// gioco
module gioco(
	i_ani_stb,														 
	i_clk,															 
	i_rst,															 
	i_animate,														 
	i_dx, 															 
	i_sx,																 
	i_start,															 
	o_x1_pal, o_x2_pal,											 
	o_y1_pal, o_y2_pal,
	o_x1_nav, o_x2_nav,											 
	o_y1_nav, o_y2_nav,
	bri1,bri2,bri3,bri4,bri5,bri6,bri7,bri8,bri9,bri10, 
	ok, ko,															 
	ff_life															 
);
Size: roughly 2000 cells after synthesis, ~77 flip-flops, about 100 I/O pins.
export LEC_CHECK = 0
export CAP_MARGIN = 20
export CORE_MARGIN = 2
export CORE_UTILIZATION = 71
export CTS_CLUSTER_DIAMETER = 45
export CTS_CLUSTER_SIZE = 40
export PLACE_DENSITY_LB_ADDON = 0.28
export SLEW_MARGIN = 20
create_clock -name core_clock -period 16.9 [get_ports {i_clk}]
run.sh (not shown) runs the stock make flow with config.mk's settings and CLKGATE_MAP_FILE=.
The baseline stopped in global routing.
Rerun with:
--- a/flow/config.mk
+++ b/flow/config.mk
@@ -8,7 +8,4 @@
 export CAP_MARGIN = 20
 export CORE_MARGIN = 2
-export CORE_UTILIZATION = 71
-export CTS_CLUSTER_DIAMETER = 45
-export CTS_CLUSTER_SIZE = 40
-export PLACE_DENSITY_LB_ADDON = 0.28
+export CORE_UTILIZATION = 40
 export SLEW_MARGIN = 20
==> flow/constraint.sdc (replaced) <==
create_clock -name core_clock -period 21.6 [get_ports {i_clk}]
set_input_delay 4.3200 -clock core_clock [delete_from_list [all_inputs] [get_ports {i_clk}]]
set_output_delay 4.3200 -clock core_clock [all_outputs]
set_load 0.01 [all_outputs]
This time the run went through all stages and came out clean.
Die size came out higher by well over a third.
Area after synthesis is unchanged.
Synthesized cell count is unchanged.
Rerun with:
--- a/flow/config.mk
+++ b/flow/config.mk
@@ -8,4 +8,4 @@
 export CAP_MARGIN = 20
 export CORE_MARGIN = 2
-export CORE_UTILIZATION = 40
+export CORE_UTILIZATION = 58
 export SLEW_MARGIN = 20
==> flow/constraint.sdc (replaced) <==
create_clock -name core_clock -period 14.8 [get_ports {i_clk}]
set_input_delay 2.9600 -clock core_clock [delete_from_list [all_inputs] [get_ports {i_clk}]]
set_output_delay 2.9600 -clock core_clock [all_outputs]
set_load 0.01 [all_outputs]
Result: Now the flow completed and failed the layout checks on setup timing; wire length came out higher by about 4.5%; clock-buffer cell count increases by 1; die area shrinks by 30%; sequential power rises by about 44%; setup slack is worse by 3500 ps; global-route usage went up by 14 points; sequential share of layout area went down by 1.5 points; power rose by 65%; clock skew fell by 8.3 ps; hold slack degrades by 5.8 ps.
Rerun with:
==> flow/constraint.sdc (replaced) <==
create_clock -name core_clock -period 12.0 [get_ports {i_clk}]
set_input_delay 2.4000 -clock core_clock [delete_from_list [all_inputs] [get_ports {i_clk}]]
set_output_delay 2.4000 -clock core_clock [all_outputs]
set_load 0.01 [all_outputs]
The changed run finished but failed the layout checks on setup timing.
Cell area is higher by 7.7%.
Register-to-register slack gets worse by 3000 ps.
Total power goes up by 29%.
Synthesized cell count stays the same.
Die size stays the same.
Area after synthesis does not change.
Global-route usage goes up by 4.9 points.
Clock power rises by 23%.
Rerun with:
--- a/flow/config.mk
+++ b/flow/config.mk
@@ -6,6 +6,8 @@
 export NUM_CORES = 4
 export LEC_CHECK = 0
+export ABC_AREA = 1
 export CAP_MARGIN = 20
 export CORE_MARGIN = 2
-export CORE_UTILIZATION = 58
+export CORE_UTILIZATION = 54
+export CTS_CLUSTER_SIZE = 98
 export SLEW_MARGIN = 20
==> flow/constraint.sdc (replaced) <==
create_clock -name core_clock -period 17.0 [get_ports {i_clk}]
set_input_delay 3.4000 -clock core_clock [delete_from_list [all_inputs] [get_ports {i_clk}]]
set_output_delay 3.4000 -clock core_clock [all_outputs]
set_load 0.01 [all_outputs]
The new run completed without violations.
Via count is lower by 3.8%.
Maximum frequency is higher by 3.3%.
Die area is higher by 14%.
Rerun with:
--- a/flow/config.mk
+++ b/flow/config.mk
@@ -6,8 +6,7 @@
 export NUM_CORES = 4
 export LEC_CHECK = 0
-export ABC_AREA = 1
 export CAP_MARGIN = 20
 export CORE_MARGIN = 2
-export CORE_UTILIZATION = 54
-export CTS_CLUSTER_SIZE = 98
+export CORE_UTILIZATION = 68
+export CTS_CLUSTER_SIZE = 36
 export SLEW_MARGIN = 20
==> flow/constraint.sdc (replaced) <==
create_clock -name core_clock -period 16.2 [get_ports {i_clk}]
set_input_delay 3.2400 -clock core_clock [delete_from_list [all_inputs] [get_ports {i_clk}]]
set_output_delay 3.2400 -clock core_clock [all_outputs]
set_load 0.01 [all_outputs]
Result: With this change the flow finished but failed the layout checks on setup timing. Synthesized area fell by a few percent. Count of clock-buffer cells in the layout does not change. Power went down by a little under a tenth. Die size drops by a quarter to a third.

---

Setup of run A:
Starting RTL as in the previous note.
clock: 11.9 ns
lec_check: 0
cap_margin: 20
core_margin: 2
core_utilization: 72
cts_cluster_diameter: 398
cts_cluster_size: 96
slew_margin: 20
As the logs show, run A stopped at detailed placement (3_5_place_dp) after a tool error, so it never reached the end of the flow.
Input-level comparison between run B and run A:
- MIN_ROUTING_LAYER newly set to met2
- CTS_CLUSTER_SIZE removed (was 96)
- CTS_CLUSTER_DIAMETER removed (was 398)
- the clock period (ns, I/O delays scaled along) changed from 11.9 to 24.0
Results
- Comparing run A against run B, there is no change at all in post-synthesis average cell area.
- Run A -> run B: total I/O pin count delta 0, exact match
- As far as cell total in the yosys stat output goes, run A and run B are indistinguishable; the numbers are identical.
- Run A -> run B: number of instances in the synthesized netlist delta 0, exact match
- Run A -> run B: Yosys chip area delta 0, exact match
- Reported for run A and run B, number of placement rows turned out identical to the last digit.
- As the logs show, run B stopped at global routing (5_1_grt) after a tool error, so it never reached the end of the flow.
- Re fraction of the mapped netlist area in simple logic gates: no difference whatsoever between run B and run A.
- [compare] base=run A new=run B: post-synthesis sequential element count barely changed; final weighted congestion in routability-driven placement +about 24%.
Setup changes, run B to run C
- clearing MIN_ROUTING_LAYER, which used to be met2
- putting CTS_CLUSTER_DIAMETER at 176 where nothing was set
- putting CTS_CLUSTER_SIZE at 100 where nothing was set
- swapping 72 for 70 in CORE_UTILIZATION
### Flow results
Summary of run B and run C: one run falls short of a clean finish, namely run B. global routing (5_1_grt): run B exited with error. Post-placement cell area up about 0.6% in run C wrt run B. From run B to run C, area reported by Yosys stat did not move at all. The placed wire-length estimate after detailed placement in run C sits about 5.5% above the value recorded for run B.
Setup changes, run C to run D
- an added GPL_ROUTABILITY_DRIVEN of 0
- a change of CORE_MARGIN from 2 to 4
- a deleted CTS_CLUSTER_DIAMETER that had been 176
- a change of CORE_UTILIZATION from 70 to 68
- an added MIN_ROUTING_LAYER of met2
- a deleted CTS_CLUSTER_SIZE that had been 100
[summary]
Run D: vertical die dimension 4.2% above run C. Detailed placement HPWL of run D falls short of that of run C by a few percent. Synthesized area: run D vs run C identical. Run D did not finish; the tool stopped in global routing (5_1_grt) with error GRT-0116. Of run C and run D, the run reporting the higher area of the die was run D. Looking at floorplan core area across both flows, run D is the weaker of the two, with run C ahead. Between run D and run C, it is run D whose die span in x is higher, by 6.0 µm. Run D vs. run C: placement-stage worst setup slack lower, placement-stage cell area held steady, effective utilization at floorplan saw a decrease. Count of different cell masters after synthesis essentially unchanged between run D and run C. Area of the synthesized netlist per yosys stat: run D vs run C identical.

---

== JK ==
gioco again, from the RTL that the note above started with.
export LEC_CHECK = 0
export ABC_AREA = 1
export CAP_MARGIN = 20
export CORE_MARGIN = 2
export CORE_UTILIZATION = 72
export CTS_CLUSTER_DIAMETER = 398
export CTS_CLUSTER_SIZE = 96
export PLACE_DENSITY = 0.36
export SLEW_MARGIN = 20
export TNS_END_PERCENT = 15
create_clock -name core_clock -period 11.9 [get_ports {i_clk}]
JK never completed; the flow aborted with a tool error in detailed placement (3_5_place_dp).
#### Input delta (MS over JK)
Settings: a deleted PLACE_DENSITY that had been 0.36; a deleted TNS_END_PERCENT that had been 15; a deleted CTS_CLUSTER_DIAMETER that had been 398; a change of CTS_CLUSTER_SIZE from 96 to 40; a change of CORE_UTILIZATION from 72 to 68; a deleted ABC_AREA that had been 1; a change of the clock period (ns, I/O delays scaled along) from 11.9 to 16.9.
As far as number of synthesized register bits is concerned, JK and MS perform about the same. In the reports for MS and JK, the smaller simple-gate share of the synthesized area belongs to MS. On MS: number of cell instances after yosys synthesis is 611 lower than what JK gave. Width of the die: MS vs JK — no meaningful difference. Standard-cell row count came out exactly the same in MS and JK. Sort MS and JK by synthesized cell count asc -> top: MS. The area of the placeable core was comparable across MS and JK. Comparing MS and JK, post-synthesis share of cell area spent on full adders, half adders and majority gates is lower on JK. MS: complete, dirty (negative setup slack). The distinct cell type count of the synthesized netlist of MS exceeds that of JK by about 70%. Between JK and MS, the flow reports post-synthesis chip area from yosys decreasing by a few percent. | per-instance average area after synthesis | lower: JK |.
[inputs] AL vs MS
Settings: CTS_CLUSTER_DIAMETER newly set to 205; CORE_UTILIZATION changed from 68 to 71.
### Flow results
AL is listed as incomplete: the tool reported an error in global routing (5_1_grt) and the run ended there.
Complete run, failing final checks: MS, reason negative setup slack.
Between AL and MS, placed instance area is higher for MS, AL comes in under that.
Compared AL vs MS, and row count is down in AL.
Summary of AL over MS: overall die area saw a decrease, final weighted congestion in routability-driven placement saw an increase, area figure in the yosys stat output shows no meaningful change, vertical die dimension went down, area fraction in compound gates saw little to no change.
Looking only at area inside the core boundary, and setting everything else aside, the higher value of AL and MS goes to MS.

---

gioco again, from the RTL that the note above started with.
export LEC_CHECK = 0
export ABC_AREA = 1
export CAP_MARGIN = 35
export CORE_MARGIN = 2
export CORE_UTILIZATION = 72
export CTS_CLUSTER_DIAMETER = 49
export CTS_CLUSTER_SIZE = 73
export MIN_ROUTING_LAYER = met1
export PLACE_DENSITY = 0.64
export SLEW_MARGIN = 20
create_clock -name core_clock -period 16.5 [get_ports {i_clk}]
The starting point aborted during global routing (5_1_grt) with GRT-0232.
Then changed:
Settings changed: ABC_AREA 1 to default, CTS_CLUSTER_DIAMETER 49 to 214, CTS_CLUSTER_SIZE 73 to 21, PLACE_DENSITY 0.64 to 0.65.
Clock period 16.5 ns to 17.3 ns, I/O delays scaled along.
The changed run never finished: it broke off in global routing (5_1_grt).
Synthesized cell count fell by a quarter to a third.
Synthesized area is lower by a few percent.
Die size came out lower by a few percent.
Then changed:
Settings changed: CORE_ASPECT_RATIO from default to 0.72, CTS_CLUSTER_DIAMETER 214 to default, PLACE_DENSITY 0.65 to default.
Clock period 17.3 ns to 10.0 ns, I/O delays scaled along.
Outcome: Now the flow never finished: it broke off in detailed placement (3_5_place_dp); die area stays flat; area after synthesis does not change; synthesized cell count is unchanged.
Then changed:
Settings changed: ABC_AREA from default to 1, CORE_ASPECT_RATIO 0.72 to default, CTS_CLUSTER_DIAMETER from default to 228, CTS_CLUSTER_SIZE 21 to 73.
Clock period 10.0 ns to 16.5 ns, I/O delays scaled along.
What happened: Now the flow died in global routing (5_1_grt) on GRT-0232; area after synthesis went up by 6.1%; synthesized cell count went up by 31%; die area went up by 5.8%.
Then changed:
Settings changed: ABC_AREA 1 to default, CAP_MARGIN 35 to 20, CORE_UTILIZATION 72 to 32, CTS_CLUSTER_DIAMETER 228 to default, CTS_CLUSTER_SIZE 73 to default, MIN_ROUTING_LAYER met1 to default.
Clock period 16.5 ns to 21.6 ns, I/O delays scaled along.
Effect: The new run produced a clean layout. Die size is higher by 110%. Synthesized cell count is lower by 23%. Area after synthesis is lower by 5.7%.
Then changed:
Settings changed: CORE_UTILIZATION 32 to 67, CTS_CLUSTER_DIAMETER from default to 366, PLACE_DENSITY from default to 0.42.
Clock period 21.6 ns to 20.3 ns, I/O delays scaled along.
=> The new run completed without violations. Routed wire length falls by 5.7%. Design area falls by 1.8%. Via count rises by 7.2%. Setup slack is worse by 0.44 ns. Count of clock-buffer cells in the layout is unchanged. Area after synthesis does not change.

---

Setup of oak:
gioco again, from the RTL that the note above started with.
==> flow/config.mk <==
export PLATFORM = sky130hd
export DESIGN_NAME = gioco
export DESIGN_NICKNAME = gioco
export VERILOG_FILES = /design/flow/design.v
export SDC_FILE = /design/flow/constraint.sdc
export NUM_CORES = 4
export LEC_CHECK = 0
export ABC_AREA = 1
export CAP_MARGIN = 20
export CORE_MARGIN = 2
export CORE_UTILIZATION = 72
export CTS_CLUSTER_DIAMETER = 177
export CTS_CLUSTER_SIZE = 97
export SETUP_SLACK_MARGIN = -1.5
export SLEW_MARGIN = 20
export TNS_END_PERCENT = 20
==> flow/constraint.sdc <==
create_clock -name core_clock -period 17.7 [get_ports {i_clk}]
set_input_delay 3.5400 -clock core_clock [delete_from_list [all_inputs] [get_ports {i_clk}]]
set_output_delay 3.5400 -clock core_clock [all_outputs]
set_load 0.01 [all_outputs]
oak finished all stages; layout check result: FAIL, due to negative setup slack.
For pine, these inputs were changed with respect to oak:
Settings: changing CORE_UTILIZATION from 72 to 40; removing ABC_AREA (formerly 1); removing CTS_CLUSTER_DIAMETER (formerly 177); removing SETUP_SLACK_MARGIN (formerly -1.5); removing CTS_CLUSTER_SIZE (formerly 97); removing TNS_END_PERCENT (formerly 20); changing the clock period (ns, I/O delays scaled along) from 17.7 to 24.0.
### Flow results
The share of the synthesized netlist area taken by xor and xnor gates number comes out higher for pine vs oak.
pine was carried through to the last stage, and its layout satisfied the timing, design-rule and antenna checks.
The lower wire length of the first global-routing pass came out of oak.
Lower global-route usage was reported by pine, not oak.
The post-layout instance count excluding filler cells number comes out lower for pine vs oak.
Delta (pine minus oak): detailed-route via count decreased by 17% relative to the old numbers, cell count of the worst reg-to-reg path saw a decrease.
Logic gate share of total power (pine over oak): decrease, 7.6 points
Setup slack, oak and pine: smaller value in oak
Count of clock-buffer cells in the layout in pine is 2 below oak.
Final-layout clock-cell area share: pine vs oak, no meaningful difference
pine vs. oak: required time reported for the critical path endpoint went up by 6.31 ns.
diff inputs: pine => birch
Settings: CTS_CLUSTER_SIZE newly set to 70; CELL_PAD_IN_SITES_DETAIL_PLACEMENT newly set to 1; GPL_ROUTABILITY_DRIVEN newly set to 1; CORE_MARGIN changed from 2 to 9; ABC_AREA newly set to 1; GPL_TIMING_DRIVEN newly set to 0; CORE_UTILIZATION changed from 40 to 68; CELL_PAD_IN_SITES_GLOBAL_PLACEMENT newly set to 0; MIN_ROUTING_LAYER newly set to met1.
==> results <==
Summary of birch over pine: die area decreased about 25%; post-synth net total higher; yosys synthesis chip area rose by about 6%; adder and majority cell fraction of the synthesized area has decreased.
Compared with pine, birch shows a higher post-synthesis share of cell area spent on and, or, nand and nor gates.
As the logs show, birch stopped at detailed placement after a tool error, so it never reached the end of the flow.
The final layout from pine, which completed every stage, passed the timing, design-rule and antenna checks at the end of the flow.
Against pine as the reference, birch delivers a lower share of the yosys chip area belonging to registers.
Area after synthesis grows by a few percent when moving from pine to birch.
#### Input delta (maple over birch)
Settings: GPL_TIMING_DRIVEN removed (was 0); ABC_AREA removed (was 1); CTS_CLUSTER_SIZE removed (was 70); CELL_PAD_IN_SITES_GLOBAL_PLACEMENT removed (was 0); MIN_ROUTING_LAYER removed (was met1); CORE_UTILIZATION changed from 68 to 64; CELL_PAD_IN_SITES_DETAIL_PLACEMENT removed (was 1); CORE_MARGIN changed from 9 to 5; GPL_ROUTABILITY_DRIVEN removed (was 1).
Results
- maple finished every step from synthesis to the final layout, and the layout passed the timing, design-rule and antenna checks.
- Re share of flip-flops with an asynchronous set or reset: no difference whatsoever between maple and birch.
- Relative to birch, simple-gate area share of the yosys netlist decreased by 14 points in maple.
- Compare birch and maple | yosys-reported design area after synthesis higher: birch
- Cmp maple vs birch: cell total in the yosys stat output lower in maple
- In maple the area of the core turned out 0.31% higher than in birch.
- Compared with birch, in maple area of the die now sits lower; synthesized instance count shrank by 611; horizontal die dimension decreased about 5%.
Power is estimated from default activity; no workload was simulated.
